$ cat design/flow/config.mk
export PLATFORM = sky130hd
export DESIGN_NAME = axi_dfm_v1_0
export DESIGN_NICKNAME = axi_dfm_v1_0
export VERILOG_FILES = /design/flow/design.v
export SDC_FILE = /design/flow/constraint.sdc
export NUM_CORES = 4
export LEC_CHECK = 0
export CAP_MARGIN = 0
export CORE_MARGIN = 2
export CORE_UTILIZATION = 40
export SLEW_MARGIN = 0
$ cat design/flow/constraint.sdc
create_clock -name core_clock -period 5.0 [get_ports {s_axi_aclk}]
set_input_delay 1.0000 -clock core_clock [delete_from_list [all_inputs] [get_ports {s_axi_aclk}]]
set_output_delay 1.0000 -clock core_clock [all_outputs]
set_load 0.01 [all_outputs]
$ cat design/flow/design.v
module data_syn(
    input logic clk_i,
    input logic rst_n_i,
    input logic data_i,
    output logic data_o
);
logic data_a, data_b;
assign data_o = data_b;
always_ff @(posedge clk_i or negedge rst_n_i)
begin
    if (!rst_n_i) begin
        data_a <= 1'b0;
        data_b <= 1'b0;
    end else begin
        data_a <= data_i;
        data_b <= data_a;
    end
end
endmodule
module edge2en(
    input logic clk_i,
    input logic rst_n_i,
    input logic data_i,
    output logic pos_edge_o,
    output logic neg_edge_o,
    output logic any_edge_o
);
logic data_a, data_b;
assign pos_edge_o = ~data_b & data_a;
assign neg_edge_o = ~data_a & data_b;
assign any_edge_o =  data_a ^ data_b;
always_ff @(posedge clk_i or negedge rst_n_i)
begin
    if (!rst_n_i) begin
        data_a <= 1'b0;
        data_b <= 1'b0;
    end else begin
        data_a <= data_i;
        data_b <= data_a;
    end
end
endmodule
module startup #(
    parameter int W = 32
) (
    input logic clk_i,
    input logic rst_n_i,
    input logic  [4:0] gate_sync_i,
    input logic [W-1:0] gate_shift_i,
    output logic [4:0] gate_en_o
);
logic  [4:0] gate_en;
logic [W-1:0] gate_cnt;
logic        gate_next;
logic        gate_done;
assign gate_en_o = gate_en;
edge2en gate_next_en(
    .clk_i(clk_i),
    .rst_n_i(rst_n_i),
    .data_i(gate_done & (gate_en == gate_sync_i)),
    .pos_edge_o(gate_next)
);
always_ff @(posedge clk_i or negedge rst_n_i)
begin
    if (!rst_n_i) begin
        gate_en   <= 5'b00000;
        gate_cnt  <= {W{1'b0}};
        gate_done <= 1'b0;
    end else begin
        gate_en   <= gate_next ? {gate_en[3:0], (gate_sync_i != 5'b01111)} : gate_en;
        gate_cnt  <= gate_next ? {W{1'b0}} : gate_cnt + 1'b1;
        gate_done <= gate_next ? 1'b0 : (gate_cnt == gate_shift_i) ? 1'b1 : gate_done;
    end
end
endmodule
module measure #(
    parameter int W = 32
) (
    input logic clk_i,
    input logic rst_n_i,
    input logic sig_clk_i,
    input logic        gate_en_i,
    input logic [W-1:0] gate_total_i,
    output logic        reg_wr_en_o,
    output logic [2*W-1:0] reg_wr_data_o,
    output logic gate_sync_o
);
logic sig_clk_s;
logic sig_clk_p;
logic gate_sync;
logic gate_sync_n;
logic        gate_en;
logic [W-1:0] gate_cnt;
logic [W-1:0] sig_clk_cnt;
logic [W-1:0] ref_clk_cnt;
logic        reg_wr_en;
logic [2*W-1:0] reg_wr_data;
assign reg_wr_en_o   = reg_wr_en;
assign reg_wr_data_o = reg_wr_data;
assign gate_sync_o = gate_sync;
data_syn sig_clk_syn(
    .clk_i(clk_i),
    .rst_n_i(rst_n_i),
    .data_i(sig_clk_i),
    .data_o(sig_clk_s)
);
edge2en sig_clk_en(
    .clk_i(clk_i),
    .rst_n_i(rst_n_i),
    .data_i(sig_clk_s),
    .pos_edge_o(sig_clk_p)
);
edge2en gate_sync_en(
    .clk_i(clk_i),
    .rst_n_i(rst_n_i),
    .data_i(gate_sync),
    .neg_edge_o(gate_sync_n)
);
always_ff @(posedge clk_i or negedge rst_n_i)
begin
    if (!rst_n_i) begin
        gate_en  <= 1'b0;
        gate_cnt <= {W{1'b0}};
        gate_sync <= 1'b0;
        sig_clk_cnt <= {W{1'b0}};
        ref_clk_cnt <= {W{1'b0}};
        reg_wr_en   <= 1'b0;
        reg_wr_data <= {(2*W){1'b0}};
    end else begin
        if (gate_sync) begin
            gate_en  <= (gate_cnt == gate_total_i) ? 1'b0 : gate_en;
            gate_cnt <= (gate_cnt == gate_total_i) ? {W{1'b0}} : gate_cnt + 1'b1;
            gate_sync <= (sig_clk_p & ~gate_en) ? 1'b0 : gate_sync;
            sig_clk_cnt <= sig_clk_p ? sig_clk_cnt + 1'b1 : sig_clk_cnt;
            ref_clk_cnt <= ref_clk_cnt + 1'b1;
        end else begin
            gate_en  <= gate_en_i;
            gate_cnt <= {W{1'b0}};
            gate_sync <= (sig_clk_p & gate_en) ? 1'b1 : gate_sync;
            sig_clk_cnt <= reg_wr_en ? {W{1'b0}} : sig_clk_cnt;
            ref_clk_cnt <= reg_wr_en ? {W{1'b0}} : ref_clk_cnt;
        end
        reg_wr_en   <= gate_sync_n;
        reg_wr_data <= gate_sync_n ? {ref_clk_cnt, sig_clk_cnt} : reg_wr_data;
    end
end
endmodule
`timescale 1ns / 1ps
module axi_dfm_v1_0(
    input logic s_axi_aclk,
    input logic s_axi_aresetn,
    input  logic [31:0] s_axi_awaddr,
    input  logic        s_axi_awvalid,
    output logic        s_axi_awready,
    input  logic [31:0] s_axi_wdata,
    input  logic        s_axi_wvalid,
    output logic        s_axi_wready,
    output logic s_axi_bvalid,
    input  logic s_axi_bready,
    input  logic [31:0] s_axi_araddr,
    input  logic        s_axi_arvalid,
    output logic        s_axi_arready,
    output logic [31:0] s_axi_rdata,
    output logic        s_axi_rvalid,
    input  logic        s_axi_rready,
    input  logic signal_in,
    output logic signal_done
);
localparam int W = 16;
logic [4:0] gate_en;
logic [4:0] gate_sync;
logic [W-1:0] gate_shift;
logic [W-1:0] gate_total;
logic     [4:0] raw_wr_en;
logic [2*W-1:0] raw_wr_data[5];
logic           reg_wr_en;
logic [2*W-1:0] reg_wr_data;
logic [2*W-1:0] reg_rd_data;
assign s_axi_awready = s_axi_aresetn && s_axi_awvalid && (!s_axi_bvalid || s_axi_bready);
assign s_axi_wready  = s_axi_aresetn && s_axi_wvalid  && (!s_axi_bvalid || s_axi_bready);
assign s_axi_arready = s_axi_aresetn && s_axi_arvalid && (!s_axi_rvalid || s_axi_rready);
assign signal_done = reg_wr_en;
always_ff @(posedge s_axi_aclk or negedge s_axi_aresetn)
begin
    if (!s_axi_aresetn) begin
        gate_shift <= {W{1'b0}};
        gate_total <= {W{1'b0}};
        reg_rd_data <= {(2*W){1'b0}};
        s_axi_bvalid <= 1'b0;
        s_axi_rvalid <= 1'b0;
        s_axi_rdata <= 32'h0000_0000;
    end else begin
        if (s_axi_awready) begin
            case (s_axi_awaddr[7:0])
                8'h00:
                    gate_shift <= s_axi_wdata[W-1:0];
                8'h04:
                    gate_total <= s_axi_wdata[W-1:0];
                default:
                    reg_rd_data <= reg_wr_data;
            endcase
        end
        if (s_axi_arready) begin
            case (s_axi_araddr[7:0])
                8'h00:
                    s_axi_rdata <= {{(32-W){1'b0}}, gate_shift};
                8'h04:
                    s_axi_rdata <= {{(32-W){1'b0}}, gate_total};
                8'h08:
                    s_axi_rdata <= {{(32-W){1'b0}}, reg_rd_data[W-1:0]};
                8'h0C:
                    s_axi_rdata <= {{(32-W){1'b0}}, reg_rd_data[2*W-1:W]};
                default:
                    s_axi_rdata <= 32'h0000_0000;
            endcase
        end
        s_axi_bvalid <= (s_axi_bvalid & ~s_axi_bready) | s_axi_awready;
        s_axi_rvalid <= (s_axi_rvalid & ~s_axi_rready) | s_axi_arready;
    end
end
startup #(.W(W)) startup(
    .clk_i(s_axi_aclk),
    .rst_n_i(s_axi_aresetn),
    .gate_sync_i(gate_sync),
    .gate_shift_i(gate_shift),
    .gate_en_o(gate_en)
);
genvar i;
generate
    for (i = 0; i < 5; i = i + 1) begin: measure_block
        measure #(.W(W)) measure(
            .clk_i(s_axi_aclk),
            .rst_n_i(s_axi_aresetn),
            .sig_clk_i(signal_in),
            .gate_en_i(gate_en[i]),
            .gate_total_i(gate_total),
            .reg_wr_en_o(raw_wr_en[i]),
            .reg_wr_data_o(raw_wr_data[i]),
            .gate_sync_o(gate_sync[i])
        );
    end
endgenerate
always_ff @(posedge s_axi_aclk or negedge s_axi_aresetn)
begin
    if (!s_axi_aresetn) begin
        reg_wr_en   <= 1'b0;
        reg_wr_data <= {(2*W){1'b0}};
    end else begin
        reg_wr_en <= raw_wr_en[0] | raw_wr_en[1] | raw_wr_en[2] | raw_wr_en[3] | raw_wr_en[4];
        case (raw_wr_en)
            5'b00001:
                reg_wr_data <= raw_wr_data[0];
            5'b00010:
                reg_wr_data <= raw_wr_data[1];
            5'b00100:
                reg_wr_data <= raw_wr_data[2];
            5'b01000:
                reg_wr_data <= raw_wr_data[3];
            5'b10000:
                reg_wr_data <= raw_wr_data[4];
            default:
                reg_wr_data <= reg_wr_data;
        endcase
    end
end
endmodule
$ cat design/flow/run.sh
#!/bin/bash
# the make line also repeats each setting of config.mk as NAME=value (left out here)
make -C /OpenROAD-flow-scripts/flow DESIGN_CONFIG=/design/flow/config.mk WORK_HOME=/design/flow/orfs CLKGATE_MAP_FILE= finish
==> summary.txt, run 1 <==
impl run done, here's what came out: boundary pin count 142, CP Depth 5, area share, top type 52.72%, top cells, area dfrtp_1 (53%), mux2_2 (7.8%), xnor2_1 (3.9%), xor/xnor share of the synthesized area 6.238%, CP max FO 3, Power Internal 8.205 mW, first-pass GRT wire length 108,600 µm, post-CTS setup buffers 0, Seq. pwr 5.39 mW, cell type with the largest total area dfrtp_1, die width 263.6 µm, Antenna Violating Nets Remaining 0, Synth Seq Share 52.72%, CTS buffer count 60, Buffers on Ports 61, RSZ-0062 raised after global routing no, crit-path leading delay family buffers and inverters, vias in the first global route 19,040, Placeable Area 0.06692 mm², final worst setup slack 1.470 ns, Critical Path Start s_axi_bready, clock latency (worst-skew pair) 0.64 ns, fillcell total 6,138, fa+ha+maj area frac 0.9747%, Tmin final 3.530 ns, MUX share of area 11.78%, Clk power 4.27 mW, Worst Path Buf+Inv 3, total track usage 19.59%, reg2reg setup slack 1.86 ns, Critical Path End s_axi_awready, Leakage 13.41 nW, Root Buffer clkbuf_16, GR Overflow Total 0, CTS Sinks 568, Placer Congestion 0.8472, most frequent CP cell clkdlybuf4s50_1, max_cap viols 0, final wirelength 67,890 µm, post-route cell area 0.03025 mm², antenna diode count 0, Routed wire per std cell 19.79 µm, number of enable flip-flop cells 0, Async S/R FF share, synth 100.0%, crit path kind input pin to output pin, Die Height 263.6 µm, initial antenna violation count 0, sequential share of power 44.8%, crit path capture type output pin, Clock power frac 35.5%, startpoint class of the critical path input pin, TritonCTS clock tree built, Post-Synthesis Cells 2,497, most frequently used flop master after synthesis dfrtp_1, Placed Cells 3,327, CTS max path bufs 3, R2R Path End reg_wr_data[12], skew final 0.03338 ns, Psw 3.833 mW, Starting Density 40.28%, Clock Pin Slew Worst Setup and Hold Paths 0.06 ns, Logic pwr share 19.7%, CP max stage delay 0.55 ns, fmax 283.3 MHz, Tcrit/Tclk final 70.60%, Worst-Margin Slew 1.371 ns, largest net degree at the start of global routing 184, drt drc 0, AO/OA Area Share 8.493%, Slew HR 7.752%, initial DRC count 1,597, Synth top cell by count dfrtp_1, leading power group sequential cells, Synth Warn # 6, Critical Path Slowest Stage Cell clkdlybuf4s50_1, CP cell instances clkdlybuf4s50_1 > nand2b_1 > nand3_1 > inv_1 > clkdlybuf4s50_1, dominant kind of combinational cell simple AND/OR/NAND/NOR gates, status timing/DRC/antenna clean, Row Count 95, dpl hpwl 46,840 µm, Hold WC Path Type input pin to async pin, via/cell ratio 5.598, Cell Type Count 70, Peak VDD IR 0.3182 mV, synthesized area per cell 10.80 µm², P_comb 2.37 mW, via count 19,210, setup TNS 0 ns, Yosys Instances 2,497, htree depth 2, number of non-filler instances in the completed layout 3,431, Sw Share 31.84%, hold_ws 0.3443 ns, Post-synth top cells dfrtp_1 (568), nand2_1 (201), mux2_2 (187), CP required 4.00 ns, Final Hold Viols 0, die area 0.06949 mm², placed inst area 0.02838 mm², OpenROAD warnings 94, Critical R2R Launch measure_block[3].measure.reg_wr_en, Final Slew Violations 0, Resized cells post-CTS 0, final setup fails 0, yosys simple share 15.89%, hold buffer count at CTS 0, mapped cell area 0.02696 mm², Crit path arrival time 2.53 ns, layout net count 2,641, R2R depth 6, chip area in the Yosys report 0.02696 mm², synth-to-layout area growth 12.21%, pre-CTS setup slack 1.385 ns, #FFs+latches synth 568, Initial DRT Pass Iterations 5, power per cell area 398.0 mW/mm²
final cells by class:
type	count	area (µm²)	share of cell area, %
Multi-Input combinational cell	1691	11790	38.97
Clock buffer	83	1668	5.514
Inverter	96	360.3	1.191
Sequential cell	568	14210	46.99
Tap cell	873	1092	3.611
Timing Repair Buffer	99	925.9	3.061
Clock inverter	21	200.2	0.6618
per-layer routing:
metal | track usage [%] | share of wire, %
met5 | 0 | 0
met4 | 5.035 | 2.3
met3 | 3.049 | 5.0
met2 | 31.47 | 47
met1 | 27.70 | 46
metrics by stage:
stage	utilization [%]	total power, mW
global route	45.20	12.64
floorplan	-	7.001
CTS	45.20	12.15
global placement	42.41	7.755
finish	45.20	12.04
detailed placement	42.41	7.833
==> run 2: changes to the inputs <==
ABC_AREA = 0   (was default)
CAP_MARGIN = 20   (was 0)
CELL_PAD_IN_SITES_DETAIL_PLACEMENT = 0   (was default)
CORE_ASPECT_RATIO = 1.14   (was default)
CORE_UTILIZATION = 47   (was 40)
CTS_CLUSTER_SIZE = 83   (was default)
SETUP_SLACK_MARGIN = 0.89   (was default)
SLEW_MARGIN = 20   (was 0)
TNS_END_PERCENT = 5   (was default)
clock period = 4.61 ns   (was 5.0 ns; I/O delays follow)
==> run 2 against run 1 <==
Net effect: sequential share of layout area shrank 0.17 points; total power is 13% higher; global-route usage up 4.3 points; hold slack worse by 0.16 ns; combinational power increased by 8%; synthesized cell count stayed put; critical path depth grew 1; clock power is about 20% higher; core utilization up 8.5 points; design area increased by 0.36%; via count up 0.28%; sequential power rose by 8.9%; critical path type unchanged.
==> summary.txt, run 2 <==
impl run done, here's what came out: Placer Congestion 0.8853, via count 19,260, Critical Path End s_axi_arready, Flop area 0.01421 mm², hold_ws 0.1842 ns, Clk power 5.12 mW, Resized cells post-CTS 0, Clock power frac 37.8%, Worst-Margin Slew 1.255 ns, CTS buffer count 59, Placeable Area 0.05655 mm², Starting Density 47.67%, P_comb 2.57 mW, Critical R2R Launch measure_block[0].measure.reg_wr_en, total track usage 23.86%, most frequent CP cell clkdlybuf4s50_1, initial antenna violation count 0, Tcrit/Tclk final 72.06%, htree depth 2, antenna diode count 0, Antenna Violating Nets Remaining 0, Crit path arrival time 2.40 ns, xor/xnor share of the synthesized area 6.238%, Cell Type Count 70, Tmin final 3.322 ns, #FFs+latches synth 568, via/cell ratio 5.805, setup TNS 0 ns, cell type with the largest total area dfrtp_1, Die Height 259.7 µm, Slew HR 15.54%, fillcell total 5,033, first-pass GRT wire length 110,800 µm, area share, top type 52.72%, Psw 4.142 mW, Peak VDD IR 0.2861 mV, max_cap viols 0, sequential share of power 43.3%, final wirelength 69,910 µm, Routed wire per std cell 21.07 µm, Synth Warn # 6, crit path kind input pin to output pin, Post-synth top cells dfrtp_1 (568), nand2_1 (201), mux2_2 (187), boundary pin count 142, final setup fails 0, Clock Pin Slew Worst Setup and Hold Paths 0.06 ns, R2R depth 5, synthesized area per cell 10.80 µm², Final Hold Viols 0, dominant kind of combinational cell simple AND/OR/NAND/NOR gates, number of enable flip-flop cells 0, CP max stage delay 0.53 ns, hold buffer count at CTS 0, Power Internal 9.422 mW, fmax 301.0 MHz, die area 0.05929 mm², startpoint class of the critical path input pin, Synth top cell by count dfrtp_1, yosys simple share 15.89%, GR Overflow Total 0, crit-path leading delay family buffers and inverters, Initial DRT Pass Iterations 6, Synth Seq Share 52.72%, crit path capture type output pin, Leakage 13.53 nW, Buffers on Ports 61, CP max FO 18, Logic pwr share 19.0%, synth-to-layout area growth 12.61%, AO/OA Area Share 8.493%, logic area 0.01181 mm², vias in the first global route 19,070, reg2reg setup slack 1.55 ns, Critical Path Slowest Stage Cell clkdlybuf4s50_1, top cells, area dfrtp_1 (53%), mux2_2 (7.8%), xnor2_1 (3.9%), mapped cell area 0.02696 mm², OpenROAD warnings 94, CTS max path bufs 3, Hold WC Path Type input pin to async pin, Row Count 93, RSZ-0062 raised after global routing no, Worst Path Buf+Inv 4, dpl hpwl 49,680 µm, die width 228.3 µm, CTS Sinks 568, largest net degree at the start of global routing 186, MUX share of area 11.78%, Yosys Instances 2,497, fa+ha+maj area frac 0.9747%, final worst setup slack 1.288 ns, post-CTS setup buffers 0, clock latency (worst-skew pair) 0.62 ns, initial DRC count 1,461, status timing/DRC/antenna clean, layout net count 2,638, Post-Synthesis Cells 2,497, power per cell area 446.8 mW/mm², pre-CTS setup slack 1.122 ns, CP required 3.69 ns, drt drc 0, CP cell instances clkdlybuf4s50_1 > nand2b_1 > nand3_1 > buf_4 > inv_1 > clkdlybuf4s50_1, TritonCTS clock tree built, Critical Path Start s_axi_rready, most frequently used flop master after synthesis dfrtp_1, Sw Share 30.53%, skew final 0.02248 ns, CP Depth 6, leading power group sequential cells, Final Slew Violations 0, chip area in the Yosys report 0.02696 mm², Async S/R FF share, synth 100.0%, Root Buffer clkbuf_16, R2R Path End reg_wr_data[7], Seq. pwr 5.87 mW
-- run 2: metal layers --
metal | vias up | wire, µm | track usage [%] | share of wire (%)
li1 | 8924 | - | - | -
met1 | 9731 | 29040 | 30.60 | 42
met2 | 470 | 34780 | 40.83 | 50
met3 | 135 | 3212 | 3.399 | 4.6
met4 | 0 | 2873 | 9.877 | 4.1
met5 | - | 0 | 0 | 0
-- run 2: layout make-up --
type / instances / area share [%]
clock inverter: 22 / 1.142
inverter: 96 / 1.187
tap: 760 / 3.132
timing repair buffer: 97 / 3.050
sequential: 568 / 46.82
multi-input combinational: 1691 / 38.89
clock buffer: 84 / 5.774
-- run 2: stage by stage --
stage / util (%) / instance area, µm² / total power, mW / std cells
after CTS: 53.62 / 30330 / 13.68 / 3317
after global routing: 53.68 / 30360 / 14.19 / 3318
after floorplan: - / 27010 / 7.593 / 2512
after detailed placement: 49.91 / 28230 / 8.520 / 3211
after global placement: 49.91 / 28230 / 8.455 / 3211
final: 53.68 / 30360 / 13.56 / 3318
==> run 3: changes to the inputs <==
CAP_MARGIN = 15   (was 20)
CELL_PAD_IN_SITES_DETAIL_PLACEMENT = default   (was 0)
CORE_ASPECT_RATIO = default   (was 1.14)
CORE_UTILIZATION = 27   (was 47)
CTS_CLUSTER_SIZE = default   (was 83)
MAX_ROUTING_LAYER = met5   (was default)
PLACE_DENSITY = 0.71   (was default)
SETUP_SLACK_MARGIN = 0.14   (was 0.89)
TNS_END_PERCENT = default   (was 5)
clock period = 3.54 ns   (was 4.61 ns; I/O delays follow)
==> run 3 against run 2 <==
Net effect: area after synthesis unchanged; clock skew up 0.0078 ns; sequential power up about 30%; clock power up 24%; hold slack better by 0.18 ns; core utilization down 22 points; clock-buffer cell count up 3; first-iteration DRC count up 18%; critical path type unchanged; highest routed layer is now met5.
==> summary.txt, run 3 <==
impl run done, here's what came out: status timing/DRC/antenna clean, Final Slew Violations 0, clock latency (worst-skew pair) 0.62 ns, Logic pwr share 19.5%, CP Depth 5, Critical R2R Launch measure_block[0].measure.reg_wr_en, Yosys Instances 2,497, Post-synth top cells dfrtp_1 (568), nand2_1 (201), mux2_2 (187), TritonCTS clock tree built, layout net count 2,659, Critical Path Start s_axi_aresetn, Critical Path Slowest Stage Cell dlygate4sd3_1, CTS Sinks 568, Final Hold Viols 0, R2R Path End reg_wr_data[24], skew final 0.03029 ns, antenna diode count 0, Routed wire per std cell 17.07 µm, Die Height 320.0 µm, area share, top type 52.72%, htree depth 2, boundary pin count 142, die width 320.0 µm, Power Internal 11.98 mW, total track usage 12.78%, startpoint class of the critical path input pin, initial DRC count 1,730, reg2reg setup slack 1.02 ns, CP cell instances dlygate4sd3_1 > buf_8 > nand3_1 > inv_1 > clkdlybuf4s50_1, MUX share of area 11.78%, R2R depth 4, Slew HR 28.97%, hold_sp startup.gate_next_en.data_a, Synth Warn # 6, Peak VDD IR 0.3812 mV, via count 19,230, yosys simple share 15.89%, Tcrit/Tclk final 89.55%, Buffers on Ports 61, Leakage 13.57 nW, dominant kind of combinational cell simple AND/OR/NAND/NOR gates, Placer Congestion 0.8644, Critical Path End s_axi_awready, Clk power 6.37 mW, final setup fails 0, synthesized area per cell 10.80 µm², crit path capture type output pin, post-CTS setup buffers 0, fmax 315.5 MHz, number of enable flip-flop cells 0, Hold WC Path Type flop to flop, power per cell area 559.5 mW/mm², setup TNS 0 ns, AO/OA Area Share 8.493%, crit path kind input pin to output pin, CTS buffer count 58, drt drc 0, CP required 2.83 ns, via/cell ratio 4.970, dpl hpwl 46,560 µm, max_cap viols 0, Crit path arrival time 2.46 ns, Cell Type Count 70, chip area in the Yosys report 0.02696 mm², Resized cells post-CTS 0, Placeable Area 0.09871 mm², crit-path leading delay family buffers and inverters, largest net degree at the start of global routing 156, top cells, area dfrtp_1 (53%), mux2_2 (7.8%), xnor2_1 (3.9%), GR Overflow Total 0, most frequently used flop master after synthesis dfrtp_1, Tmin final 3.170 ns, Hold EP startup.gate_next_en.data_b, Seq. pwr 7.63 mW, Clock Pin Slew Worst Setup and Hold Paths 0.06 ns, Clock power frac 36.6%, leading power group sequential cells, synth-to-layout area growth 15.34%, final wirelength 66,030 µm, Sw Share 31.12%, Psw 5.414 mW, Antenna Violating Nets Remaining 0, CP max FO 15, first-pass GRT wire length 105,600 µm, P_comb 3.40 mW, Post-Synthesis Cells 2,497, OpenROAD warnings 94, total design power 17.40 mW, Initial DRT Pass Iterations 7, Worst-Margin Slew 1.061 ns, Root Buffer clkbuf_16, initial antenna violation count 1, CTS max path bufs 3, fillcell total 9,902, vias in the first global route 18,770, mapped cell area 0.02696 mm², Worst Path Buf+Inv 4, xor/xnor share of the synthesized area 6.238%, Hold Path Depth 0, CP max stage delay 0.58 ns, Synth top cell by count dfrtp_1, RSZ-0062 raised after global routing no, die area 0.1024 mm², Row Count 115, cell type with the largest total area dfrtp_1, Synth Seq Share 52.72%, sequential share of power 43.9%, #FFs+latches synth 568, Async S/R FF share, synth 100.0%, Starting Density 27.31%, fa+ha+maj area frac 0.9747%
[run 3: layout make-up]
class	instances	area (µm²)	area share, %
sequential	568	14210	45.71
multi-input combinational	1691	11800	37.94
timing repair buffer	119	1104	3.549
tap	1287	1610	5.179
clock inverter	21	266.5	0.8571
clock buffer	87	1742	5.601
inverter	96	360.3	1.159
[run 3: routing by layer]
| metal | GRT usage (%) | wire, µm | up-vias |
|---|---|---|---|
| met3 | 2.337 | 3765 | 139 |
| met1 | 17.24 | 29500 | 9637 |
| met2 | 20.24 | 30080 | 483 |
| li1 | - | - | 8967 |
| met5 | 0 | 14 | - |
| met4 | 5.143 | 2661 | 2 |
[run 3: per-stage QoR]
step	hold WS [ns]	cell area [µm²]	util, %	cells	setup slack [ns]
5_1_grt	0.3724	31090	31.50	3869	0.2912
4_1_cts	0.3672	31090	31.50	3869	0.3119
2_1_floorplan	0.3312	27010	-	2512	1.103
6_report	0.3661	31090	31.50	3869	0.3701
3_3_place_gp	0.3362	29060	29.44	3759	0.5826
3_5_place_dp	0.3542	29060	29.44	3759	0.5481
[run 3: timing repair]
action                                  CTS  global route
endpoints found under the setup margin    0             0
hold endpoints to repair                 34             0
hold buffers                              2             0
==> run 4: changes to the inputs <==
ABC_AREA = 1   (was 0)
CAP_MARGIN = 20   (was 15)
CELL_PAD_IN_SITES_DETAIL_PLACEMENT = 1   (was default)
CELL_PAD_IN_SITES_GLOBAL_PLACEMENT = 3   (was default)
CORE_ASPECT_RATIO = 0.56   (was default)
CORE_UTILIZATION = 33   (was 27)
CTS_CLUSTER_DIAMETER = 28   (was default)
CTS_CLUSTER_SIZE = 59   (was default)
GPL_TIMING_DRIVEN = 0   (was default)
MAX_ROUTING_LAYER = met4   (was met5)
MIN_ROUTING_LAYER = met1   (was default)
PLACE_DENSITY = default   (was 0.71)
PLACE_DENSITY_LB_ADDON = 0.26   (was default)
SETUP_SLACK_MARGIN = 1.37   (was 0.14)
TNS_END_PERCENT = 25   (was default)
clock period = 4.63 ns   (was 3.54 ns; I/O delays follow)
==> run 4 against run 3 <==
Net effect: non-clock buffer count grew 90; core utilization increased by 10 points; combinational power fell by about 90%; hold slack got worse by 0.19 ns; total power decreased by 13%; critical path depth is the same; design area increased by 14%; die area down 14%; global-route usage grew 12 points; synthesized cell count increased by 50%; final cell count increased by 35%; largest power group is now the clock network.
==> summary.txt, run 4 <==
impl run done, here's what came out: status timing/DRC/antenna clean, sequential share of power 33.2%, setup TNS 0 ns, Post-Synthesis Cells 3,734, dominant kind of combinational cell simple AND/OR/NAND/NOR gates, fa+ha+maj area frac 0.9300%, Synth top cell by count nand2_1, cell type with the largest total area dfrtp_1, Clk power 9.75 mW, Placer Congestion 0.8492, #FFs+latches synth 568, Buffers on Ports 61, Post-synth top cells nand2_1 (1,123), dfrtp_1 (568), inv_1 (491), logic area 0.01158 mm², global route hottest layer met1, crit path capture type output pin, boundary pin count 142, Placeable Area 0.08498 mm², Slew HR 35.40%, xor/xnor share of the synthesized area 1.798%, Final Hold Viols 0, most frequently used flop master after synthesis dfrtp_1, Final Slew Violations 0, Clock Pin Slew Worst Setup and Hold Paths 0.05 ns, GRT met1 Usage 40.68%, startpoint class of the critical path input pin, total design power 15.10 mW, Cell Type Count 43, layout net count 4,084, met3 usage 5.741%, MUX share of area 0.03543%, Worst-Margin Slew 0.9690 ns, Synth Seq Share 50.31%, chip area in the Yosys report 0.02825 mm², Power Internal 11.66 mW, CTS max path bufs 3, TritonCTS clock tree built, Yosys Instances 3,734, Hold WC Path Type input pin to async pin, CP max stage delay 0.45 ns, number of non-filler instances in the completed layout 5,218, crit-path leading delay family buffers and inverters, initial antenna violation count 2, drt drc 0, Routed wire per std cell 19.86 µm, GR Layer Usage met2 28.17%, Placed Cells 4,964, Root Buffer clkbuf_16, Tmin final 3.202 ns, Leakage 16.42 nW, final wirelength 103,700 µm, Worst Path Buf+Inv 4, pre-CTS setup slack 0.4763 ns, first-pass GRT wire length 159,500 µm, Seq. pwr 5.02 mW, leading power group the clock network, power per cell area 427.4 mW/mm², top cells, area dfrtp_1 (50%), nand2_1 (15%), inv_1 (6.5%), R2R depth 5, Critical Path Slowest Stage Cell clkdlybuf4s50_1, Initial DRT Pass Iterations 5, P_comb 335 µW, CTS Sinks 568, Antenna Violating Nets Remaining 0, CP Depth 5, htree depth 4, total track usage 24.64%, largest net degree at the start of global routing 90, skew final 0.03690 ns, AO/OA Area Share 9.934%, GR Overflow Total 0, CP max FO 10, synth-to-layout area growth 25.08%, initial DRC count 1,653, die width 395.0 µm, Psw 3.448 mW, max_cap viols 0, mapped cell area 0.02825 mm², vias in the first global route 25,430, Clock power frac 64.5%, Async S/R FF share, synth 100.0%, Row Count 80, yosys simple share 28.06%, Peak VDD IR 0.3137 mV, RSZ-0062 raised after global routing no, dpl hpwl 78,560 µm, Crit path arrival time 2.28 ns, final worst setup slack 1.428 ns, Logic pwr share 2.2%, Flop area 0.01421 mm², CTS buffer count 135, Sw Share 22.83%, CP cell instances clkdlybuf4s50_1 > inv_1 > nor3_4 > buf_4 > clkdlybuf4s15_2, Tcrit/Tclk final 69.16%, Critical R2R Launch measure_block[2].measure.sig_clk_en.data_a, Die Height 223.0 µm, clock latency (worst-skew pair) 0.74 ns, OpenROAD warnings 91, synthesized area per cell 7.566 µm², reg2reg setup slack 1.53 ns, via/cell ratio 4.871, Critical Path End s_axi_awready, Critical Path Start s_axi_awvalid, CP required 3.70 ns, via count 25,420, Starting Density 33.24%, crit path kind input pin to output pin, number of enable flip-flop cells 0, fillcell total 10,230, die area 0.08807 mm², final setup fails 0, fmax 312.3 MHz, Synth Warn # 6, area share, top type 50.31%
==> run 4: timing repair <==
action,in CTS,in global routing
endpoints found under the setup margin,2,1
hold endpoints to repair,4,0
gates cloned,1,0
hold buffers,2,0
resized,12,3
pin swaps,2,0
buffers inserted,3,0
==> run 4: layer usage <==
layer / wire, µm / part of all wire [%] / vias up
li1: - / - / 12340
met1: 59180 / 57 / 12430
met2: 36170 / 35 / 524
met3: 6605 / 6.4 / 126
met4: 1693 / 1.6 / 0
met5: 0 / 0 / -
==> run 4: stage by stage <==
stage	utilization [%]	hold WS, ns	cell area [µm²]
after floorplan	-	0.3312	28310
after global placement	35.72	0.3333	30360
after detailed placement	35.92	0.3381	30530
after CTS	41.58	0.1115	35330
after global routing	41.58	0.1508	35340
final	41.58	0.1716	35340
==> run 4: area by class of cell <==
| cell class | count | share of cell area [%] |
|---|---|---|
| multi-input combinational | 2548 | 32.78 |
| timing repair buffer | 73 | 2.485 |
| clock buffer | 183 | 10.99 |
| tap | 1148 | 4.065 |
| inverter | 497 | 5.279 |
| antenna | 1 | 0.007081 |
| buffer | 136 | 1.891 |
| clock inverter | 64 | 2.287 |
| sequential | 568 | 40.22 |
==> run 5: changes to the inputs <==
CORE_UTILIZATION = 34   (was 33)
SETUP_SLACK_MARGIN = 0.89   (was 1.37)
clock period = 3.3 ns   (was 4.63 ns; I/O delays follow)
==> run 5 against run 4 <==
Net effect: largest power group unchanged; highest routed layer unchanged; non-clock buffer count up 25; flip-flop count unchanged; global-route usage up 1.4 points; synthesized cell count unchanged; design area up 1.4%; routed wire length up 1.8%.
==> summary.txt, run 5 <==
impl run done, here's what came out: cell type with the largest total area dfrtp_1, CP cell instances clkdlybuf4s50_1 > nor2_2 > nor3_4 > clkbuf_8 > buf_6, final wirelength 105,500 µm, CTS buffer count 140, Yosys Instances 3,734, Synth Seq Share 50.31%, via/cell ratio 4.924, Synth Warn # 6, drt drc 0, placed inst area 0.03048 mm², crit path kind input pin to output pin, Post-synth top cells nand2_1 (1,123), dfrtp_1 (568), inv_1 (491), mapped cell area 0.02825 mm², Final Slew Violations 0, Critical Path Start s_axi_bready, clock latency (worst-skew pair) 0.74 ns, die width 389.2 µm, htree depth 4, most frequently used flop master after synthesis dfrtp_1, Placeable Area 0.08263 mm², Peak VDD IR 0.4664 mV, Die Height 219.7 µm, R2R Path End reg_wr_data[5], P_comb 517 µW, skew final 0.02715 ns, die area 0.08551 mm², MUX share of area 0.03543%, Clock power frac 65.2%, CP max stage delay 0.51 ns, final core occ 43.38%, synth-to-layout area growth 26.87%, Crit path arrival time 1.86 ns, Critical Path End s_axi_awready, Seq. pwr 7.04 mW, Clock Pin Slew Worst Setup and Hold Paths 0.05 ns, antenna diode count 0, via count 25,580, fa+ha+maj area frac 0.9300%, dpl hpwl 78,840 µm, CP max FO 2, vias in the first global route 25,810, setup TNS 0 ns, Cell Type Count 43, Critical R2R Launch measure_block[4].measure.reg_wr_en, Row Count 79, max_cap viols 0, Buffers on Ports 61, synthesized area per cell 7.566 µm², Worst-Margin Slew 1.068 ns, Placed Cells 4,910, RSZ-0062 raised after global routing yes, Post-Synthesis Cells 3,734, Power Internal 16.79 mW, Tmin final 2.518 ns, initial DRC count 1,848, Starting Density 34.19%, reg2reg setup slack 0.80 ns, xor/xnor share of the synthesized area 1.798%, first-pass GRT wire length 162,000 µm, pre-CTS setup slack -1.057 ns, CP required 2.64 ns, Slew HR 28.82%, Worst Path Buf+Inv 3, largest net degree at the start of global routing 94, Initial DRT Pass Iterations 5, total design power 21.73 mW, CP Depth 5, leading power group the clock network, Final Hold Viols 0, sequential share of power 32.4%, Critical Path Slowest Stage Cell clkdlybuf4s50_1, status timing/DRC/antenna clean, Psw 4.939 mW, TritonCTS clock tree built, Antenna Violating Nets Remaining 0, hold_ws 0.1080 ns, #FFs+latches synth 568, Sw Share 22.73%, fillcell total 10,010, Root Buffer clkbuf_16, Hold WC Path Type input pin to async pin, CTS max path bufs 3, GR Overflow Total 0, Tcrit/Tclk final 76.31%, Placer Congestion 0.8834, CTS Sinks 568, initial antenna violation count 0, OpenROAD warnings 92, crit path capture type output pin, layout net count 4,114, crit-path leading delay family buffers and inverters, AO/OA Area Share 9.934%, Synth top cell by count nand2_1, post-route cell area 0.03584 mm², final worst setup slack 0.7818 ns, chip area in the Yosys report 0.02825 mm², top cells, area dfrtp_1 (50%), nand2_1 (15%), inv_1 (6.5%), number of enable flip-flop cells 0, boundary pin count 142, total track usage 26.00%, power per cell area 606.2 mW/mm², Routed wire per std cell 20.32 µm, area share, top type 50.31%, number of non-filler instances in the completed layout 5,194, dominant kind of combinational cell simple AND/OR/NAND/NOR gates, Clk power 14.2 mW, Leakage 16.67 nW, fmax 397.1 MHz, yosys simple share 28.06%, startpoint class of the critical path input pin, Logic pwr share 2.4%, final setup fails 0, Async S/R FF share, synth 100.0%, R2R depth 6
run 5: routing by layer:
metal	routed length (µm)	up-vias	global-route usage, %
li1	-	12410	-
met1	59510	12510	42.15
met2	37620	532	30.48
met3	6553	127	5.957
met4	1839	0	7.209
met5	0	-	-
run 5: layout make-up:
type                       count  area (µm²)  share of cell area [%]
buffer                       136       690.7                   1.927
clock buffer                 189        4001                   11.16
clock inverter                65       870.8                   2.429
inverter                     497        1889                   5.271
multi-input combinational   2548       11610                   32.40
sequential                   568       14220                   39.66
tap                         1093        1368                   3.815
timing repair buffer          98        1194                   3.330
run 5: what timing repair did:
action,in CTS,in global routing
buffers inserted,5,13
gates cloned,5,0
pin swaps,2,1
gates resized,23,28
hold buffers,7,0
endpoints found under the setup margin,125,81
hold endpoints to repair,42,0
==> run 6: changes to the inputs <==
ABC_AREA = 0   (was 1)
CELL_PAD_IN_SITES_DETAIL_PLACEMENT = 0   (was 1)
CELL_PAD_IN_SITES_GLOBAL_PLACEMENT = default   (was 3)
CORE_ASPECT_RATIO = 0.63   (was 0.56)
CORE_UTILIZATION = 72   (was 34)
CTS_CLUSTER_DIAMETER = default   (was 28)
CTS_CLUSTER_SIZE = 37   (was 59)
GPL_TIMING_DRIVEN = default   (was 0)
MAX_ROUTING_LAYER = default   (was met4)
MIN_ROUTING_LAYER = default   (was met1)
PLACE_DENSITY_LB_ADDON = 0.05   (was 0.26)
SETUP_SLACK_MARGIN = 0.56   (was 0.89)
TNS_END_PERCENT = default   (was 25)
clock period = 1.97 ns   (was 3.3 ns; I/O delays follow)
==> run 6 against run 5 <==
Net effect: die area decreased by 54%; area after synthesis shrank 4.6%; the flow now stops in 5_1_grt; synthesized cell count fell by 33%.
==> summary.txt, run 6 <==
run metrics: status stopped before the end, Stopped at 5_1_grt, Halt Reason [ERROR GRT-0232] Routing congestion too high. Check the congestion heatmap in the GUI., synthesized area per cell 10.80 µm², Root Buffer clkbuf_16, Synth Warn # 6, total track usage 97.52%, Starting Density 72.73%, top cells, area dfrtp_1 (53%), mux2_2 (7.8%), xnor2_1 (3.9%), boundary pin count 142, MUX share of area 11.78%, most frequently used flop master after synthesis dfrtp_1, Synth top cell by count dfrtp_1, chip area in the Yosys report 0.02696 mm², Post-synth top cells dfrtp_1 (568), nand2_1 (201), mux2_2 (187), Cell Type Count 70, GR Overflow Total 1,803, mapped cell area 0.02696 mm², Row Count 56, fa+ha+maj area frac 0.9747%, yosys simple share 15.89%, Placer Congestion 0.9700, cell type with the largest total area dfrtp_1, Synth Seq Share 52.72%, AO/OA Area Share 8.493%, die area 0.03905 mm², dpl hpwl 52,140 µm, htree depth 2, dominant kind of combinational cell simple AND/OR/NAND/NOR gates, CTS buffer count 50, Post-Synthesis Cells 2,497, placed inst area 0.02980 mm², die width 247.8 µm, Placeable Area 0.03707 mm², #FFs+latches synth 568, CTS max path bufs 3, number of enable flip-flop cells 0, Buffers on Ports 61, Async S/R FF share, synth 100.0%, area share, top type 52.72%, Yosys Instances 2,497, Die Height 157.6 µm, CTS Sinks 568, xor/xnor share of the synthesized area 6.238%
==> run 6: per-layer routing <==
metal  global-route usage, %  overflow
met4                   110.5       541
met5                   68.41        20
met3                   83.61        61
met2                   113.5      1134
met1                   90.31        47
==> run 6: stage by stage <==
step                      worst slack [ns]  total power, mW  std cells
after floorplan                    -0.1495            18.49       2512
after global placement             -0.4662            20.66       3061
after detailed placement           -0.5278            20.99       3061
after CTS                          0.06945            33.78       3267
==> run 6: what timing repair did <==
item / 4_1_cts
cloned: 23
hold endpoints to repair: 13
hold buffers: 2
pin swaps: 56
setup buffers: 90
endpoints found under the setup margin: 404
gates resized: 383
==> run 7: changes to the inputs <==
CORE_UTILIZATION = 40   (was 72)
CTS_CLUSTER_SIZE = 83   (was 37)
SETUP_SLACK_MARGIN = 0.89   (was 0.56)
clock period = 3.57 ns   (was 1.97 ns; I/O delays follow)
==> run 7 against run 6 <==
Net effect: now clean on timing, DRC and antenna; die area grew 78%; synthesized cell count is the same; area after synthesis is the same.
==> summary.txt, run 7 <==
impl run done, here's what came out: Antenna Violating Nets Remaining 0, Critical Path End s_axi_arready, CP max stage delay 0.44 ns, htree depth 2, CP Depth 5, Clock power frac 37.0%, R2R depth 5, startpoint class of the critical path input pin, chip area in the Yosys report 0.02696 mm², OpenROAD warnings 97, #FFs+latches synth 568, Worst-Margin Slew 1.058 ns, Logic pwr share 19.9%, leading power group sequential cells, synthesized area per cell 10.80 µm², Hold WC Path Type input pin to async pin, Initial DRT Pass Iterations 7, number of enable flip-flop cells 0, Placeable Area 0.06663 mm², Post-synth top cells dfrtp_1 (568), nand2_1 (201), mux2_2 (187), Placer Congestion 0.8302, AO/OA Area Share 8.493%, boundary pin count 142, die area 0.06954 mm², Async S/R FF share, synth 100.0%, Die Height 210.1 µm, area share, top type 52.72%, P_comb 3.50 mW, vias in the first global route 18,400, Worst Path Buf+Inv 3, Tcrit/Tclk final 71.28%, Sw Share 31.69%, total design power 17.59 mW, Crit path arrival time 1.83 ns, fa+ha+maj area frac 0.9747%, Psw 5.573 mW, Seq. pwr 7.58 mW, Peak VDD IR 0.3764 mV, mapped cell area 0.02696 mm², Post-Synthesis Cells 2,497, via/cell ratio 5.525, total track usage 22.20%, pre-CTS setup slack 0.6431 ns, sequential share of power 43.1%, die width 331.1 µm, max_cap viols 0, drt drc 0, yosys simple share 15.89%, xor/xnor share of the synthesized area 6.238%, dpl hpwl 54,870 µm, top cells, area dfrtp_1 (53%), mux2_2 (7.8%), xnor2_1 (3.9%), CTS Sinks 568, GR Overflow Total 0, Final Slew Violations 0, CTS max path bufs 3, largest net degree at the start of global routing 167, Power Internal 12.02 mW, fmax 392.9 MHz, Critical Path Slowest Stage Cell clkdlybuf4s50_1, Leakage 13.74 nW, final wirelength 75,930 µm, layout net count 2,680, Slew HR 29.23%, crit-path leading delay family buffers and inverters, CP max FO 2, initial antenna violation count 0, CTS buffer count 57, crit path kind input pin to output pin, MUX share of area 11.78%, Critical R2R Launch gate_total[10], RSZ-0062 raised after global routing no, reg2reg setup slack 1.06 ns, TritonCTS clock tree built, final worst setup slack 1.025 ns, Row Count 75, Synth Warn # 6, Yosys Instances 2,497, hold_ws 0.1252 ns, Root Buffer clkbuf_16, R2R Path End measure_block[0].measure.gate_en, Final Hold Viols 0, dominant kind of combinational cell simple AND/OR/NAND/NOR gates, cell type with the largest total area dfrtp_1, crit path capture type output pin, Tmin final 2.545 ns, Buffers on Ports 61, initial DRC count 1,702, Critical Path Start s_axi_rready, clock latency (worst-skew pair) 0.64 ns, final setup fails 0, first-pass GRT wire length 117,300 µm, Synth Seq Share 52.72%, Clock Pin Slew Worst Setup and Hold Paths 0.06 ns, skew final 0.02327 ns, power per cell area 570.4 mW/mm², via count 19,280, CP required 2.86 ns, Cell Type Count 70, Routed wire per std cell 21.76 µm, most frequently used flop master after synthesis dfrtp_1, Clk power 6.51 mW, synth-to-layout area growth 14.38%, setup TNS 0 ns, Starting Density 40.46%, status timing/DRC/antenna clean, CP cell instances clkdlybuf4s50_1 > nand2b_1 > nand3_4 > inv_1 > dlygate4sd2_1, Synth top cell by count dfrtp_1
[run 7: area by class of cell]
type,instances,area [µm²]
fill,6192,35790
sequential,568,14210
multi-input combinational,1691,11820
clock buffer,91,1774
timing repair buffer,141,1290
tap,885,1107
inverter,96,360.3
clock inverter,17,262.8
antenna,1,2.502
[run 7: per-stage QoR]
stage               instances  utilization (%)  cell area (µm²)
floorplan                2512                -            27010
global placement         3377            43.06            28690
detailed placement       3377            43.06            28690
CTS                      3487            46.18            30770
global route             3489            46.28            30830
finish                   3490            46.28            30840
[run 7: repair_timing]
action                                  in CTS  in global routing
setup buffers                                1                  0
gates cloned                                 0                  0
gates resized                                6                  4
endpoints found under the setup margin       3                  7
hold endpoints to repair                    18                  0
hold buffers                                 1                  0
pin swaps                                    1                  0
[run 7: per-layer routing]
layer  share of wire (%)  global-route usage [%]
met1                  54                   37.91
met2                  37                   26.81
met3                 7.0                   5.505
met4                 2.0                   4.986
met5                   0                       0
==> run 8: changes to the inputs <==
CELL_PAD_IN_SITES_DETAIL_PLACEMENT = 1   (was 0)
CORE_UTILIZATION = 21   (was 40)
clock period = 4.61 ns   (was 3.57 ns; I/O delays follow)
==> run 8 against run 7 <==
Net effect: still clean on timing, DRC and antenna; hold slack worse by 0.026 ns; core utilization down 21 points; die area up 89%; critical endpoint is now s_axi_awready.
==> summary.txt, run 8 <==
impl run done, here's what came out: Die Height 288.4 µm, Synth top cell by count dfrtp_1, layout net count 2,672, Slew HR 23.56%, CP cell instances clkdlybuf4s50_1 > nand2b_1 > nand3_1 > inv_1 > clkdlybuf4s50_1, Post-synth top cells dfrtp_1 (568), nand2_1 (201), mux2_2 (187), CTS max path bufs 3, CP max stage delay 0.57 ns, met3 usage 2.501%, placed inst area 0.02962 mm², largest net degree at the start of global routing 152, power per cell area 449.7 mW/mm², Hold WC Path Type input pin to async pin, clock latency (worst-skew pair) 0.65 ns, TritonCTS clock tree built, sequential share of power 41.0%, Synth Warn # 6, Critical Path Start s_axi_bready, Sw Share 32.74%, Final Hold Viols 0, Clk power 5.64 mW, Peak VDD IR 0.2556 mV, leading power group sequential cells, total track usage 14.24%, via count 19,410, Synth Seq Share 52.72%, Critical Path Slowest Stage Cell clkdlybuf4s50_1, AO/OA Area Share 8.493%, OpenROAD warnings 99, fmax 296.6 MHz, GR Overflow Total 0, skew final 0.02477 ns, Row Count 104, Post-Synthesis Cells 2,497, mapped cell area 0.02696 mm², startpoint class of the critical path input pin, global route hottest layer met1, CTS buffer count 69, die area 0.1313 mm², Cell Type Count 70, initial antenna violation count 3, Placeable Area 0.1275 mm², post-CTS setup buffers 0, Critical R2R Launch measure_block[1].measure.reg_wr_en, dominant kind of combinational cell simple AND/OR/NAND/NOR gates, number of enable flip-flop cells 0, CTS Sinks 568, Initial DRT Pass Iterations 5, Starting Density 21.14%, chip area in the Yosys report 0.02696 mm², GR Layer Usage met2 18.32%, hold buffer count at CTS 0, xor/xnor share of the synthesized area 6.238%, boundary pin count 142, final wirelength 92,520 µm, Placer Congestion 0.7568, CP required 3.69 ns, most frequent CP cell clkdlybuf4s50_1, via/cell ratio 4.517, CP max FO 3, final setup fails 0, htree depth 3, Buffers on Ports 61, setup TNS 0 ns, Clock Pin Slew Worst Setup and Hold Paths 0.06 ns, Crit path arrival time 2.45 ns, fa+ha+maj area frac 0.9747%, GRT met1 Usage 23.58%, R2R depth 4, Root Buffer clkbuf_16, Routed wire per std cell 21.53 µm, dpl hpwl 67,100 µm, RSZ-0062 raised after global routing no, Power Internal 9.657 mW, post-route cell area 0.03193 mm², max_cap viols 0, die width 455.4 µm, Antenna Violating Nets Remaining 0, P_comb 2.83 mW, vias in the first global route 20,530, Worst-Margin Slew 1.142 ns, initial DRC count 1,143, Critical Path End s_axi_awready, CP Depth 5, yosys simple share 15.89%, first-pass GRT wire length 140,800 µm, synth-to-layout area growth 18.43%, Tmin final 3.371 ns, Resized cells post-CTS 0, Psw 4.701 mW, Logic pwr share 19.7%, R2R Path End reg_wr_data[18], cell type with the largest total area dfrtp_1, Leakage 13.73 nW, Final Slew Violations 0, Worst Path Buf+Inv 3, area share, top type 52.72%, crit-path leading delay family buffers and inverters, Async S/R FF share, synth 100.0%, Seq. pwr 5.89 mW, most frequently used flop master after synthesis dfrtp_1, Clock power frac 39.3%, status timing/DRC/antenna clean, crit path capture type output pin, drt drc 0, #FFs+latches synth 568, synthesized area per cell 10.80 µm², MUX share of area 11.78%, crit path kind input pin to output pin, reg2reg setup slack 1.74 ns, top cells, area dfrtp_1 (53%), mux2_2 (7.8%), xnor2_1 (3.9%), Tcrit/Tclk final 73.13%, Yosys Instances 2,497
## run 8: cell type report
type / instances / area, µm²
multi-input combinational: 1691 / 11820
clock inverter: 18 / 251.5
tap: 1696 / 2122
fill: 14280 / 95600
clock buffer: 102 / 2032
sequential: 568 / 14210
inverter: 96 / 360.3
timing repair buffer: 121 / 1107
antenna: 6 / 15.01
## run 8: metal layers
metal  vias to the layer above  routed length, µm
li1                       8989                  -
met1                     10130              53190
met2                       200              34530
met3                        97               3133
met4                         0               1668
met5                         -                  0
## run 8: per-stage QoR
stage	total power, mW	worst slack [ns]	hold WS, ns	cells	util, %
floorplan	7.593	1.959	0.3312	2512	-
global placement	8.821	1.163	0.3380	4172	23.23
detailed placement	8.883	1.233	0.3386	4172	23.23
CTS	14.71	1.230	0.04426	4292	25.02
global route	15.20	1.146	0.06224	4293	25.03
finish	14.36	1.239	0.09933	4298	25.04
==> run 9: changes to the inputs <==
ABC_AREA = default   (was 0)
CELL_PAD_IN_SITES_DETAIL_PLACEMENT = default   (was 1)
CORE_ASPECT_RATIO = default   (was 0.63)
CORE_UTILIZATION = 68   (was 21)
CTS_CLUSTER_SIZE = 36   (was 83)
HOLD_SLACK_MARGIN = 0.29   (was default)
PLACE_DENSITY_LB_ADDON = default   (was 0.05)
SETUP_SLACK_MARGIN = default   (was 0.89)
clock period = 3.09 ns   (was 4.61 ns; I/O delays follow)
==> run 9 against run 8 <==
Net effect: still clean on timing, DRC and antenna; final cell count down 28%; combinational power up 39%; core utilization up 52 points; clock power increased by about 20%; register-to-register slack worse by 1.2 ns; hold slack improved by 0.25 ns; synthesized cell count is the same; largest cell class unchanged; largest power group unchanged; highest routed layer unchanged.
==> summary.txt, run 9 <==
impl run done, here's what came out: status timing/DRC/antenna clean, Tcrit/Tclk final 95.57%, CP cell instances dlygate4sd3_1 > buf_8 > nand3_1 > inv_1 > clkdlybuf4s50_1, area share, top type 52.72%, fmax 338.6 MHz, CP Depth 5, Placeable Area 0.03892 mm², Clk power 6.77 mW, max_cap viols 0, Placed Cells 2,991, OpenROAD warnings 98, sequential share of power 45.0%, dominant kind of combinational cell simple AND/OR/NAND/NOR gates, Power Internal 13.37 mW, antenna diode count 0, CP max FO 13, via/cell ratio 6.317, Hold EP measure_block[2].measure.sig_clk_en.data_a, CTS Sinks 568, htree depth 2, CP required 2.47 ns, Row Count 72, crit path kind input pin to output pin, post-CTS setup buffers 0, dpl hpwl 48,420 µm, Die Height 203.1 µm, GR Overflow Total 0, Critical R2R Launch measure_block[1].measure.reg_wr_en, Clock Pin Slew Worst Setup and Hold Paths 0.06 ns, boundary pin count 142, Sw Share 31.23%, AO/OA Area Share 8.493%, hold buffer count at CTS 1, R2R Path End reg_wr_data[4], power per cell area 649.3 mW/mm², first-pass GRT wire length 108,500 µm, Hold Path Depth 0, Starting Density 69.27%, total track usage 34.10%, Placer Congestion 0.9067, Async S/R FF share, synth 100.0%, most frequently used flop master after synthesis dfrtp_1, final worst setup slack 0.1369 ns, vias in the first global route 19,470, startpoint class of the critical path input pin, Psw 6.068 mW, crit-path leading delay family buffers and inverters, CP max stage delay 0.56 ns, Cell Type Count 70, P_comb 3.93 mW, cell type with the largest total area dfrtp_1, via count 19,560, Logic pwr share 20.2%, met3 usage 3.900%, Antenna Violating Nets Remaining 0, Critical Path Slowest Stage Cell dlygate4sd3_1, setup TNS 0 ns, MUX share of area 11.78%, skew final 0.02004 ns, leading power group sequential cells, GRT met1 Usage 44.77%, Leakage 13.49 nW, reg2reg setup slack 0.59 ns, Critical Path End s_axi_awready, initial antenna violation count 0, Initial DRT Pass Iterations 8, RSZ-0062 raised after global routing no, layout net count 2,657, Final Hold Viols 0, mapped cell area 0.02696 mm², Seq. pwr 8.74 mW, synthesized area per cell 10.80 µm², #FFs+latches synth 568, Synth Seq Share 52.72%, clock latency (worst-skew pair) 0.62 ns, die width 203.1 µm, synth-to-layout area growth 11.02%, Post-synth top cells dfrtp_1 (568), nand2_1 (201), mux2_2 (187), drt drc 0, TritonCTS clock tree built, largest net degree at the start of global routing 153, Hold WC Path Type flop to flop, global route hottest layer met2, Resized cells post-CTS 0, Buffers on Ports 61, Synth top cell by count dfrtp_1, xor/xnor share of the synthesized area 6.238%, number of non-filler instances in the completed layout 3,096, R2R depth 5, Slew HR 37.39%, number of enable flip-flop cells 0, top cells, area dfrtp_1 (53%), mux2_2 (7.8%), xnor2_1 (3.9%), chip area in the Yosys report 0.02696 mm², Routed wire per std cell 22.00 µm, final setup fails 0, pre-CTS setup slack 0.2669 ns, Yosys Instances 2,497, die area 0.04125 mm², Root Buffer clkbuf_16, Critical Path Start s_axi_aresetn, Post-Synthesis Cells 2,497, yosys simple share 15.89%, Final Slew Violations 0, CTS buffer count 56, CTS max path bufs 3, Synth Warn # 6, crit path capture type output pin, Tmin final 2.953 ns, initial DRC count 1,451, fa+ha+maj area frac 0.9747%, Worst Path Buf+Inv 4, hold_sp measure_block[2].measure.sig_clk_syn.data_b, Crit path arrival time 2.34 ns, final wirelength 68,120 µm, Peak VDD IR 0.5039 mV, fillcell total 2,594, Clock power frac 34.8%, Worst-Margin Slew 0.9356 ns, GR Layer Usage met2 56.75%
run 9: final cells by class:
type	instances	area [µm²]	share of cell area [%]
tap	518	648.1	2.165
timing repair buffer	119	1104	3.687
clock buffer	92	1698	5.673
sequential	568	14210	47.49
inverter	96	360.3	1.204
multi-input combinational	1691	11790	39.39
clock inverter	12	117.6	0.3930
run 9: through the flow:
step                area [µm²]  util, %  power, mW  hold WS (ns)
finish                   29930    76.91      19.43        0.3513
global route             29930    76.91      20.23        0.3666
CTS                      29930    76.91      19.48        0.3548
detailed placement       28100    72.22      12.73        0.3410
global placement         28100    72.22      12.60        0.3315
floorplan                27010        -      11.33        0.3224
run 9: metal layers:
metal  part of all wire, %  up-vias
li1                      -     8949
met1                    41     9844
met2                    49      602
met3                   5.0      163
met4                   5.2        0
met5                     0        -
==> run 10: changes to the inputs <==
ABC_AREA = 1   (was default)
CELL_PAD_IN_SITES_DETAIL_PLACEMENT = 1   (was default)
CORE_UTILIZATION = 54   (was 68)
CTS_CLUSTER_DIAMETER = 31   (was default)
CTS_CLUSTER_SIZE = 26   (was 36)
GPL_ROUTABILITY_DRIVEN = 1   (was default)
HOLD_SLACK_MARGIN = default   (was 0.29)
MAX_ROUTING_LAYER = met5   (was default)
MIN_ROUTING_LAYER = met1   (was default)
SETUP_SLACK_MARGIN = 0.41   (was default)
TNS_END_PERCENT = 60   (was default)
clock period = 2.07 ns   (was 3.09 ns; I/O delays follow)
==> run 10 against run 9 <==
Net effect: the flow now stops in 4_1_cts; synthesized cell count increased by 50%; die area up 31%; area after synthesis increased by 4.8%.
==> summary.txt, run 10 <==
run metrics: Row Count 83, Starting Density 54.85%, #FFs+latches synth 568, Halt Reason [ERROR DPL-0033] detailed placement checks failed during check placement., Post-synth top cells nand2_1 (1,123), dfrtp_1 (568), inv_1 (491), boundary pin count 142, die width 232.7 µm, xor/xnor share of the synthesized area 1.798%, synthesized area per cell 7.566 µm², number of enable flip-flop cells 0, Post-Synthesis Cells 3,734, Synth Warn # 6, chip area in the Yosys report 0.02825 mm², fa+ha+maj area frac 0.9300%, Async S/R FF share, synth 100.0%, AO/OA Area Share 9.934%, Buffers on Ports 61, Placeable Area 0.05151 mm², Stopped at 4_1_cts, pre-CTS setup slack -0.05074 ns, Yosys Instances 3,734, dpl hpwl 69,450 µm, MUX share of area 0.03543%, Die Height 232.7 µm, top cells, area dfrtp_1 (50%), nand2_1 (15%), inv_1 (6.5%), Synth top cell by count nand2_1, die area 0.05416 mm², yosys simple share 28.06%, Placer Congestion 0.9079, cell type with the largest total area dfrtp_1, most frequently used flop master after synthesis dfrtp_1, dominant kind of combinational cell simple AND/OR/NAND/NOR gates, status stopped before the end, Placed Cells 4,473, Cell Type Count 43, mapped cell area 0.02825 mm², area share, top type 50.31%, Synth Seq Share 50.31%
-- run 10: through the flow --
| step | area (µm²) | utilization, % |
|---|---|---|
| after floorplan | 28310 | - |
| after global placement | 30340 | 58.91 |
| after detailed placement | 30340 | 58.91 |
==> run 11: changes to the inputs <==
ABC_AREA = default   (was 1)
CAP_MARGIN = 35   (was 20)
CELL_PAD_IN_SITES_DETAIL_PLACEMENT = default   (was 1)
CORE_UTILIZATION = 40   (was 54)
CTS_CLUSTER_DIAMETER = 113   (was 31)
CTS_CLUSTER_SIZE = default   (was 26)
GPL_TIMING_DRIVEN = 0   (was default)
MAX_ROUTING_LAYER = default   (was met5)
MIN_ROUTING_LAYER = default   (was met1)
PLACE_DENSITY = 0.6   (was default)
SETUP_SLACK_MARGIN = default   (was 0.41)
SLEW_MARGIN = 35   (was 20)
TNS_END_PERCENT = 70   (was 60)
clock period = 3.2 ns   (was 2.07 ns; I/O delays follow)
==> run 11 against run 10 <==
Net effect: now clean on timing, DRC and antenna; die area grew 28%; synthesized cell count shrank 33%; area after synthesis shrank 4.6%.
==> summary.txt, run 11 <==
impl run done, here's what came out: cell type with the largest total area dfrtp_1, top cells, area dfrtp_1 (53%), mux2_2 (7.8%), xnor2_1 (3.9%), htree depth 2, fa+ha+maj area frac 0.9747%, first-pass GRT wire length 112,600 µm, via/cell ratio 5.562, Psw 6.139 mW, Seq. pwr 8.32 mW, largest net degree at the start of global routing 81, crit path capture type flop, post-route cell area 0.03093 mm², Post-synth top cells dfrtp_1 (568), nand2_1 (201), mux2_2 (187), drt drc 0, Worst Path Buf+Inv 3, Tcrit/Tclk final 96.37%, Synth Warn # 6, Placeable Area 0.06692 mm², #FFs+latches synth 568, startpoint class of the critical path flop, placed inst area 0.02898 mm², R2R depth 5, RSZ-0062 raised after global routing no, synthesized area per cell 10.80 µm², CP max FO 10, Crit path arrival time 3.46 ns, Buffers on Ports 59, post-CTS setup buffers 0, fmax 324.3 MHz, P_comb 4.06 mW, Synth top cell by count dfrtp_1, yosys simple share 15.89%, GR Overflow Total 0, setup TNS 0 ns, Post-Synthesis Cells 2,497, Final Hold Viols 0, xor/xnor share of the synthesized area 6.238%, vias in the first global route 19,810, number of enable flip-flop cells 0, CP Depth 5, Placer Congestion 0.8819, die area 0.06949 mm², max_cap viols 0, Die Height 263.6 µm, reg2reg setup slack 0.12 ns, antenna diode count 0, Final Slew Violations 0, Hold WC Path Type input pin to async pin, Yosys Instances 2,497, AO/OA Area Share 8.493%, Cell Type Count 70, Clock Pin Slew Worst Setup and Hold Paths 0.06 ns, layout net count 2,769, Placed Cells 3,453, dpl hpwl 51,200 µm, die width 263.6 µm, Sw Share 32.07%, Row Count 95, CTS buffer count 61, via count 19,810, chip area in the Yosys report 0.02696 mm², Worst-Margin Slew 1.061 ns, Tmin final 3.084 ns, crit-path leading delay family buffers and inverters, Initial DRT Pass Iterations 8, MUX share of area 11.78%, OpenROAD warnings 90, Starting Density 40.28%, Root Buffer clkbuf_16, leading power group sequential cells, Antenna Violating Nets Remaining 0, total track usage 20.37%, initial antenna violation count 0, Async S/R FF share, synth 100.0%, status timing/DRC/antenna clean, sequential share of power 43.5%, Logic pwr share 21.2%, number of non-filler instances in the completed layout 3,561, Synth Seq Share 52.72%, Peak VDD IR 0.4999 mV, TritonCTS clock tree built, initial DRC count 1,611, Clock power frac 35.3%, area share, top type 52.72%, Leakage 13.67 nW, Clk power 6.77 mW, power per cell area 618.9 mW/mm², CP cell instances nor2b_1 > clkbuf_1 > clkbuf_2 > clkbuf_1 > o21ai_0, final setup fails 0, Critical Path Start measure_block[2].measure.sig_clk_en.data_a, skew final 0.03967 ns, clock latency (worst-skew pair) 0.64 ns, most frequently used flop master after synthesis dfrtp_1, dominant kind of combinational cell simple AND/OR/NAND/NOR gates, Critical Path Slowest Stage Cell clkbuf_1, CTS max path bufs 3, Routed wire per std cell 19.67 µm, boundary pin count 142, Slew HR 28.64%, Power Internal 13.00 mW, mapped cell area 0.02696 mm², crit path kind flop to flop, CTS Sinks 568, Critical R2R Launch measure_block[2].measure.sig_clk_en.data_a, CP max stage delay 0.70 ns, CP required 3.58 ns, synth-to-layout area growth 14.73%, fillcell total 6,151, most frequent CP cell clkbuf_1, final wirelength 70,060 µm
==> run 11: cell type report <==
type                            count  area [µm²]  share of cell area (%)
Sequential cell                   568       14210                   45.96
Inverter                           96       360.3                   1.165
Clock buffer                       89        1722                   5.567
Buffer                            157       689.4                   2.229
Tap cell                          873        1092                   3.532
Timing Repair Buffer               69       837.1                   2.706
Clock inverter                     18       170.2                  0.5502
Multi-Input combinational cell   1691       11840                   38.29
==> run 11: layer usage <==
layer / vias to the layer above / share of wire, % / track usage (%)
li1: 9185 / - / -
met1: 9986 / 45 / 28.75
met2: 515 / 46 / 32.15
met3: 119 / 5.7 / 3.162
met4: 0 / 3.1 / 6.595
met5: - / 0 / 0
==> run 11: per-stage QoR <==
stage / setup WS (ns) / hold WS (ns) / utilization, % / power, mW
floorplan: 0.8309 / 0.3312 / - / 10.94
global placement: -25.03 / 0.3317 / 42.88 / 12.34
detailed placement: 0.008698 / 0.3362 / 43.30 / 12.46
CTS: 0.06622 / 0.01351 / 46.15 / 19.29
global route: 0.09434 / 0.02577 / 46.22 / 20.15
finish: 0.1161 / 0.01797 / 46.22 / 19.14
==> run 11: what timing repair did <==
| action | 4_1_cts | 5_1_grt |
|---|---|---|
| endpoints found under the hold margin | 15 | 0 |
| endpoints found under the setup margin | 0 | 1 |
| gates resized | 0 | 1 |
| hold buffers | 1 | 0 |
Power and IR drop assume default switching activity.
